job 101:
// riscv_core
module riscv_core(
    input           sys_clk         ,
    input           sys_rst_n       ,
    output  reg     led_test        ,
    output          iram_cs         ,
    output  [11:0]  iram_addr       ,
    input   [31:0]  iram_rdata      ,
    output          dram_cs         ,
    output  [3:0]   dram_we         ,
    output  [11:0]  dram_addr       ,
    output  [31:0]  dram_wdata      ,
    input   [31:0]  dram_rdata      
);
Settings: LEC_CHECK=0, CAP_MARGIN=20, CELL_PAD_IN_SITES_DETAIL_PLACEMENT=0, CELL_PAD_IN_SITES_GLOBAL_PLACEMENT=0, CORE_MARGIN=2, CORE_UTILIZATION=72, CTS_CLUSTER_DIAMETER=349, GPL_ROUTABILITY_DRIVEN=1, PLACE_DENSITY=0.45, SLEW_MARGIN=20; clock period 3.58 ns.
run.sh (not shown) runs the stock make flow with config.mk's settings and CLKGATE_MAP_FILE=.
Tool error DPL-0038 stopped job 101 during 4_1_cts; no final results.
## Diff of input files: job 102 against job 101
Settings: ABC_AREA now 1, previously not set; SETUP_SLACK_MARGIN now 0.68, previously not set; CTS_CLUSTER_SIZE now 96, previously not set.
Results
Status(job 101) = ERROR, stage = 4_1_cts. Job 102 is listed as incomplete: the tool reported an error in 5_1_grt and the run ended there. Diff job 101 -> job 102 | horizontal die dimension | increase of about 2.6%. Main kind of combinational logic by area: AND-OR/OR-AND gates -> job 101, simple AND/OR/NAND/NOR gates -> job 102. Job 102 vs. job 101: weighted congestion reported at the end of routability-driven placement has increased; mean post-synth cell area -about 18%; number of buffers added on ports shows no meaningful change; pre-CTS setup slack up 0.64 ns. Measured against job 102, the instance count of the mapped netlist of job 101 comes out at 0.78 times the reference value. Delta (job 102 minus job 101): number of flops mapped to enable cells by yosys saw little to no change; core area saw an increase; placement row count saw an increase. The share of the synthesized netlist area taken by xor and xnor gates of job 102 is lower than that of job 101. Job 101 fits on a die that is smaller than the die of job 102.
Inputs modified between job 102 and job 103:
Settings: putting CORE_ASPECT_RATIO at 0.5 where nothing was set; swapping 349 for 348 in CTS_CLUSTER_DIAMETER; swapping 0.68 for 1.03 in SETUP_SLACK_MARGIN; swapping 96 for 55 in CTS_CLUSTER_SIZE; swapping 3.58 for 3.48 in the clock period (ns, I/O delays scaled along).
### Flow results
- Re post-synthesis sequential element count: no difference whatsoever between job 103 and job 102.
- Going from job 102 to job 103, pre-CTS setup slack lost 0.047 ns, die extent in y lost 29%.
- The flow ended early for job 103: it failed with a tool error in 4_1_cts.
Modified inputs, job 104 compared to job 103
Settings: a change of CTS_CLUSTER_SIZE from 55 to 96; a change of SETUP_SLACK_MARGIN from 1.03 to 1.06; a change of CTS_CLUSTER_DIAMETER from 348 to 395; an added TNS_END_PERCENT of 30; an added MAX_ROUTING_LAYER of met4; a change of PLACE_DENSITY from 0.45 to 0.38; a change of the clock period (ns, I/O delays scaled along) from 3.48 to 3.58.
==> comparison <==
Status(job 104) = ERROR, stage = 5_1_grt
Reported for job 103 and job 104, number of ports placed on the die boundary turned out identical to the last digit.
[job 104] worst-case setup slack after placement rose 0.011 ns relative to job 103
Diff job 104..job 103 | simple logic cell fraction of the synthesized area | unchanged
Post-synthesis chip area from yosys: job 103 vs job 104 identical
Compared with job 103, in job 104 instance area at placement now sits at about the same level; HPWL after detailed placement now sits higher; sequential element share of the synthesized area now sits at about the same level; post-synthesis instance area now sits at about the same level; routability congestion estimate from global placement now sits higher.

========
Starting RTL as in the previous note.
Settings: LEC_CHECK=0, ABC_AREA=1, CAP_MARGIN=20, CELL_PAD_IN_SITES_DETAIL_PLACEMENT=0, CELL_PAD_IN_SITES_GLOBAL_PLACEMENT=0, CORE_ASPECT_RATIO=0.5, CORE_MARGIN=2, CORE_UTILIZATION=72, CTS_CLUSTER_DIAMETER=400, CTS_CLUSTER_SIZE=94, GPL_ROUTABILITY_DRIVEN=1, PLACE_DENSITY=0.35, SETUP_SLACK_MARGIN=1.03, SLEW_MARGIN=20; clock period 3.48 ns.
The starting point did not get past 5_1_grt on GRT-0116.
Edit:
Settings changed: CTS_CLUSTER_DIAMETER 400 to 348, CTS_CLUSTER_SIZE 94 to 55, PLACE_DENSITY 0.35 to 0.37.
What happened:
- Now the flow never finished: it broke off in 4_1_cts on DPL-0033
- die area stays the same
- synthesized cell count is unchanged
- area after synthesis does not change
Edit:
Settings changed: ABC_AREA 1 to default, CAP_MARGIN 20 to 10, CORE_ASPECT_RATIO 0.5 to default, CTS_CLUSTER_DIAMETER 348 to default, CTS_CLUSTER_SIZE 55 to default, MIN_ROUTING_LAYER from default to met1, PLACE_DENSITY 0.37 to default, SETUP_SLACK_MARGIN 1.03 to 1.94, TNS_END_PERCENT from default to 15.
Clock period 3.48 ns to 9.87 ns, I/O delays scaled along.
Effect:
- The new run never finished: it broke off in 5_1_grt
- die area went down by 5.1%
- area after synthesis shrinks by 5.0%
- synthesized cell count drops by 22%
Edit:
Settings changed: CELL_PAD_IN_SITES_GLOBAL_PLACEMENT 0 to 1, CORE_UTILIZATION 72 to 51.
Clock period 9.87 ns to 6.74 ns, I/O delays scaled along.
The changed run completed without violations.
Die size rises by 41%.
Synthesized area does not change.
Synthesized cell count stays the same.

========
== run A ==
Starting RTL as in the previous note.
// riscv_core
module riscv_core(
    input           sys_clk         ,
    input           sys_rst_n       ,
    output  reg     led_test        ,
    output          iram_cs         ,
    output  [11:0]  iram_addr       ,
    input   [31:0]  iram_rdata      ,
    output          dram_cs         ,
    output  [3:0]   dram_we         ,
    output  [11:0]  dram_addr       ,
    output  [31:0]  dram_wdata      ,
    input   [31:0]  dram_rdata      
);
export LEC_CHECK = 0
export CAP_MARGIN = 10
export CELL_PAD_IN_SITES_DETAIL_PLACEMENT = 1
export CELL_PAD_IN_SITES_GLOBAL_PLACEMENT = 1
export CORE_MARGIN = 2
export CORE_UTILIZATION = 40
export GPL_ROUTABILITY_DRIVEN = 1
export MIN_ROUTING_LAYER = met1
export SETUP_SLACK_MARGIN = 1.94
export SLEW_MARGIN = 20
export TNS_END_PERCENT = 15
create_clock -name core_clock -period 9.87 [get_ports {sys_clk}]
Both conditions hold for run A: the flow ran to the end and the final layout passed the timing, DRC and antenna checks.
--- input diff run A..run B ---
Settings: MIN_ROUTING_LAYER removed (was met1); TNS_END_PERCENT removed (was 15); CAP_MARGIN changed from 10 to 20; CORE_UTILIZATION changed from 40 to 18; SETUP_SLACK_MARGIN removed (was 1.94); PLACE_DENSITY newly set to 0.45; the clock period (ns, I/O delays scaled along) changed from 9.87 to 7.76.
==> comparison <==
- Run B: all stages complete, timing, DRC and antenna checks passed
- Of run A and run B, the run reporting the lower layout overhead on the synthesized area was run A.
- Looking at sequential power across run A and run B, the one that comes out higher is run B.
- Setup slack: run A and run B compared, higher one is run A
- Run A ended up with dram_rdata[31] as its launching instance or port of the critical path; run B ended up with u_ex_mem.alu_ex_result_line_out[13]$_DFF_PN0_.
- Compared with run A, run B is hungrier on power.
- Compared with run A, in run B worst setup slack after placement shrank by 1.10 ns; number of tap cells added at floorplan grew by about 120%.
The inputs of run C differ from those of run B as listed below.
Settings: PLACE_DENSITY: 0.45 -> 0.39; SLEW_MARGIN: 20 -> 35; GPL_TIMING_DRIVEN: unset -> 1; CORE_UTILIZATION: 18 -> 59; TNS_END_PERCENT: unset -> 95; the clock period (ns, I/O delays scaled along): 7.76 -> 5.68.
==> comparison <==
Run C: GRT-0116 in 5_1_grt -> run aborted. Number of clock buffers inserted by TritonCTS ends up higher on run B. Per the comparison of run C with run B, synthesized area level, xor and xnor area share after synthesis level, area of the placeable core moved down. Run C and run B ended up with roughly the same synthesized cell count. Compared with run B, run C shows a number of gates resized after CTS that is 44 higher. Run C gives more effective utilization at floorplan than run B did. Taking run B as 1.0, run C lands at 0.870 on half-perimeter wire length of the detailed placement result. Die: run C smaller than run B.
Relative to run C, the following input files were edited for run D:
Settings: a change of CORE_UTILIZATION from 59 to 50; a deleted PLACE_DENSITY that had been 0.39; an added SETUP_SLACK_MARGIN of 0.45; a change of SLEW_MARGIN from 35 to 30; a deleted TNS_END_PERCENT that had been 95; an added CTS_CLUSTER_SIZE of 50; a change of GPL_TIMING_DRIVEN from 1 to 0; a change of CORE_MARGIN from 2 to 9; an added PLACE_DENSITY_LB_ADDON of 0.25; a change of the clock period (ns, I/O delays scaled along) from 5.68 to 12.4.
Findings:
Run D is listed as incomplete: the tool reported an error in 5_1_grt and the run ended there.
Comparing run C with run D, the async set-reset flop share out of synthesis came out essentially unchanged.
From run D to run C, netlist area before placement did not move at all.
Taking run C as the reference, in run D number of primary I/O pins saw little to no change, number of buffers added by the clock tree synthesis step saw an increase, instance count of the mapped netlist saw little to no change, core footprint saw an increase, post-place instance area saw a decrease.
In the tables for run C and run D, number of buffer cells added on primary ports reads higher with run C.
Run D vs run C: horizontal extent of the die up
Run D against run C; chip area is up by more than a quarter.
Run D vs run C — half-perimeter wire length after detailed placement climbed by more than a quarter

========
riscv_core again, from the RTL that the note above started with.
make LEC_CHECK=0 CAP_MARGIN=20 CELL_PAD_IN_SITES_DETAIL_PLACEMENT=0 CELL_PAD_IN_SITES_GLOBAL_PLACEMENT=1 CORE_MARGIN=2 CORE_UTILIZATION=47 GPL_ROUTABILITY_DRIVEN=1 PLACE_DENSITY=0.45 SLEW_MARGIN=20 finish   # period 5.85 ns
Edit:
CELL_PAD_IN_SITES_DETAIL_PLACEMENT = 1   (was 0)
CORE_UTILIZATION = 30   (was 47)
clock period = 7.76 ns   (was 5.85 ns; I/O delays follow)
After rerunning:
- The changed run finished clean
- cell count went up by about 8%
- clock skew barely changes
- die area went up by 56%
- hold slack improved by 20 ps
- routed wire length went up by 17%
- non-clock buffer count went down by 359
- synthesized cell count stays the same
- worst setup slack improved by 680 ps
- final area went down by 1.8%
- utilization went down by 22 points
- count of clock-buffer cells in the layout went up by 23
Edit:
CELL_PAD_IN_SITES_DETAIL_PLACEMENT = not set   (was 1)
CELL_PAD_IN_SITES_GLOBAL_PLACEMENT = not set   (was 1)
CORE_UTILIZATION = 40   (was 30)
GPL_ROUTABILITY_DRIVEN = not set   (was 1)
PLACE_DENSITY = not set   (was 0.45)
SETUP_SLACK_MARGIN = 1.1   (was not set)
clock period = 4.4 ns   (was 7.76 ns; I/O delays follow)
With this change the flow reached the layout checks and failed them: hold timing, setup timing.
Routed wire length is lower by 5.4%.
Final cell count rises by about 6%.
Power increases by 96%.
Design area climbs by 22%.
Via count grows by 13%.
Worst setup slack is worse by 1500 ps.
Non-clock buffer count increases by 1516.
Synthesized cell count does not change.
Die size fell by about 25%.
Worst hold slack is worse by 360 ps.
Count of clock-buffer cells in the layout fell by 29.
Edit:
CELL_PAD_IN_SITES_DETAIL_PLACEMENT = 0   (was not set)
CELL_PAD_IN_SITES_GLOBAL_PLACEMENT = 1   (was not set)
CORE_UTILIZATION = 52   (was 40)
CTS_CLUSTER_SIZE = 20   (was not set)
GPL_ROUTABILITY_DRIVEN = 1   (was not set)
PLACE_DENSITY = 0.45   (was not set)
SETUP_SLACK_MARGIN = 1.32   (was 1.1)
clock period = 4.95 ns   (was 4.4 ns; I/O delays follow)
Outcome:
- With this change the flow completed and failed the layout checks on setup timing
- setup slack is better by 390 ps
- first-iteration DRC count rises by 15%
- area after synthesis stays the same
- sequential power falls by about 10%
- power falls by about 17%
- synthesized cell count does not change
- non-clock buffer count falls by 574
- final area falls by about 8%
- register-to-register slack is better by 390 ps
- global-route usage rises by 9.6 points
- clock skew rises by 8.0 ps

========
riscv_core again, from the RTL that the note above started with.
Settings: LEC_CHECK=0, ABC_AREA=0, CAP_MARGIN=20, CORE_ASPECT_RATIO=0.55, CORE_MARGIN=8, CORE_UTILIZATION=28, CTS_CLUSTER_DIAMETER=316, GPL_ROUTABILITY_DRIVEN=0, HOLD_SLACK_MARGIN=0.27, MAX_ROUTING_LAYER=met4, MIN_ROUTING_LAYER=met2, PLACE_DENSITY_LB_ADDON=0.26, SETUP_SLACK_MARGIN=1.43, SLEW_MARGIN=20; clock period 7.84 ns.
The baseline aborted during global routing on GRT-0116.
Change:
ABC_AREA = unset   (was 0)
CORE_ASPECT_RATIO = unset   (was 0.55)
CORE_MARGIN = 2   (was 8)
CORE_UTILIZATION = 50   (was 28)
CTS_CLUSTER_DIAMETER = unset   (was 316)
CTS_CLUSTER_SIZE = 35   (was unset)
GPL_ROUTABILITY_DRIVEN = unset   (was 0)
HOLD_SLACK_MARGIN = unset   (was 0.27)
MAX_ROUTING_LAYER = unset   (was met4)
MIN_ROUTING_LAYER = unset   (was met2)
PLACE_DENSITY_LB_ADDON = unset   (was 0.26)
SETUP_SLACK_MARGIN = -0.44   (was 1.43)
clock period = 4.4 ns   (was 7.84 ns; I/O delays follow)
Result: The changed run reached the layout checks and failed them: negative setup slack; area after synthesis is unchanged; die size is lower by 46%; synthesized cell count does not change.
Change:
CELL_PAD_IN_SITES_DETAIL_PLACEMENT = 0   (was unset)
CELL_PAD_IN_SITES_GLOBAL_PLACEMENT = 0   (was unset)
CORE_UTILIZATION = 61   (was 50)
CTS_CLUSTER_SIZE = unset   (was 35)
GPL_ROUTABILITY_DRIVEN = 1   (was unset)
PLACE_DENSITY = 0.45   (was unset)
SETUP_SLACK_MARGIN = 1.6   (was -0.44)
clock period = 5.51 ns   (was 4.4 ns; I/O delays follow)
After rerunning: The new run did not get past global routing, error GRT-0116; die size went down by 18%; synthesized area stays the same; synthesized cell count is unchanged.
Change:
CELL_PAD_IN_SITES_DETAIL_PLACEMENT = 1   (was 0)
CELL_PAD_IN_SITES_GLOBAL_PLACEMENT = 1   (was 0)
CORE_UTILIZATION = 30   (was 61)
SETUP_SLACK_MARGIN = unset   (was 1.6)
clock period = 11.8 ns   (was 5.51 ns; I/O delays follow)
Result:
- Now the flow completed without violations
- synthesized area is unchanged
- synthesized cell count stays the same
- die area rises by about 100%
Change:
CELL_PAD_IN_SITES_DETAIL_PLACEMENT = 0   (was 1)
CORE_UTILIZATION = 46   (was 30)
PLACE_DENSITY = unset   (was 0.45)
PLACE_DENSITY_LB_ADDON = 0.12   (was unset)
clock period = 4.81 ns   (was 11.8 ns; I/O delays follow)
Result:
- This time the run completed, yet does not pass: negative setup slack
- power climbs to 2.6 times its value
- final cell count came out higher by 0.52%
- design area is higher by 15%
- global-route usage increases by 13 points
- flip-flop count does not change
- synthesized area stays the same
- register-to-register slack got worse by 4.9 ns
- clock skew is lower by 0.012 ns

========
== JK ==
riscv_core again, from the RTL that the note above started with.
Settings: LEC_CHECK=0, CAP_MARGIN=20, CELL_PAD_IN_SITES_DETAIL_PLACEMENT=1, CELL_PAD_IN_SITES_GLOBAL_PLACEMENT=1, CORE_MARGIN=2, CORE_UTILIZATION=30, GPL_ROUTABILITY_DRIVEN=1, PLACE_DENSITY=0.45, SLEW_MARGIN=20; clock period 10.0 ns.
JK completed; timing, DRC and antenna clean
Setup changes, JK to MS
- TNS_END_PERCENT now 40, previously not set
- GPL_TIMING_DRIVEN now 0, previously not set
- MIN_ROUTING_LAYER now met2, previously not set
- CORE_UTILIZATION now 65, was 30
- CORE_ASPECT_RATIO now 0.83, previously not set
- ABC_AREA now 0, previously not set
- PLACE_DENSITY no longer set, was 0.45
- CAP_MARGIN now 40, was 20
- the clock period (ns, I/O delays scaled along) now 6.78, was 10.0
Stage in which a tool error killed MS: 4_1_cts. Total placed cells including tap cells (MS over JK): decrease, 9.5%. Number of buffer cells added on primary ports: MS vs JK down about 1.6%. Comparing JK against MS, there is no change at all in post-synth area from yosys stat. Placed wire-length estimate after detailed placement ended up 25% higher on MS than on JK. Chip width went down by more than a quarter going from JK to MS. Against JK, MS comes in about 40% lower on die span in y.
The following lists how AL was set up differently from MS:
- CTS_CLUSTER_SIZE now 20, previously not set
- GPL_ROUTABILITY_DRIVEN now 0, was 1
- CELL_PAD_IN_SITES_DETAIL_PLACEMENT now 2, was 1
Results
- Per the comparison of AL with MS, die footprint closely matched the old numbers, aoi/oai-family share of the synthesized area closely matched the old numbers, die boundary width closely matched the old numbers, number of nets at floorplan closely matched the old numbers.
- AL never completed, since it errored out during 3_5_place_dp.
### AL -> TR
- SETUP_SLACK_MARGIN now 1.94, previously not set
- CTS_CLUSTER_SIZE no longer set, was 20
- CELL_PAD_IN_SITES_DETAIL_PLACEMENT now 1, was 2
- TNS_END_PERCENT now 10, was 40
- GPL_ROUTABILITY_DRIVEN now 1, was 0
- CORE_ASPECT_RATIO no longer set, was 0.83
- the clock period (ns, I/O delays scaled along) now 11.0, was 6.78
Findings:
Status(TR) = ERROR, stage = 4_1_cts
Changes observed in TR relative to AL: proportion of register bits with asynchronous set or reset after synthesis now sits at about the same level, synthesized cell area held, count of standard-cell rows has increased, width of the chip shrank by about 9%.
Power and IR drop assume default switching activity.
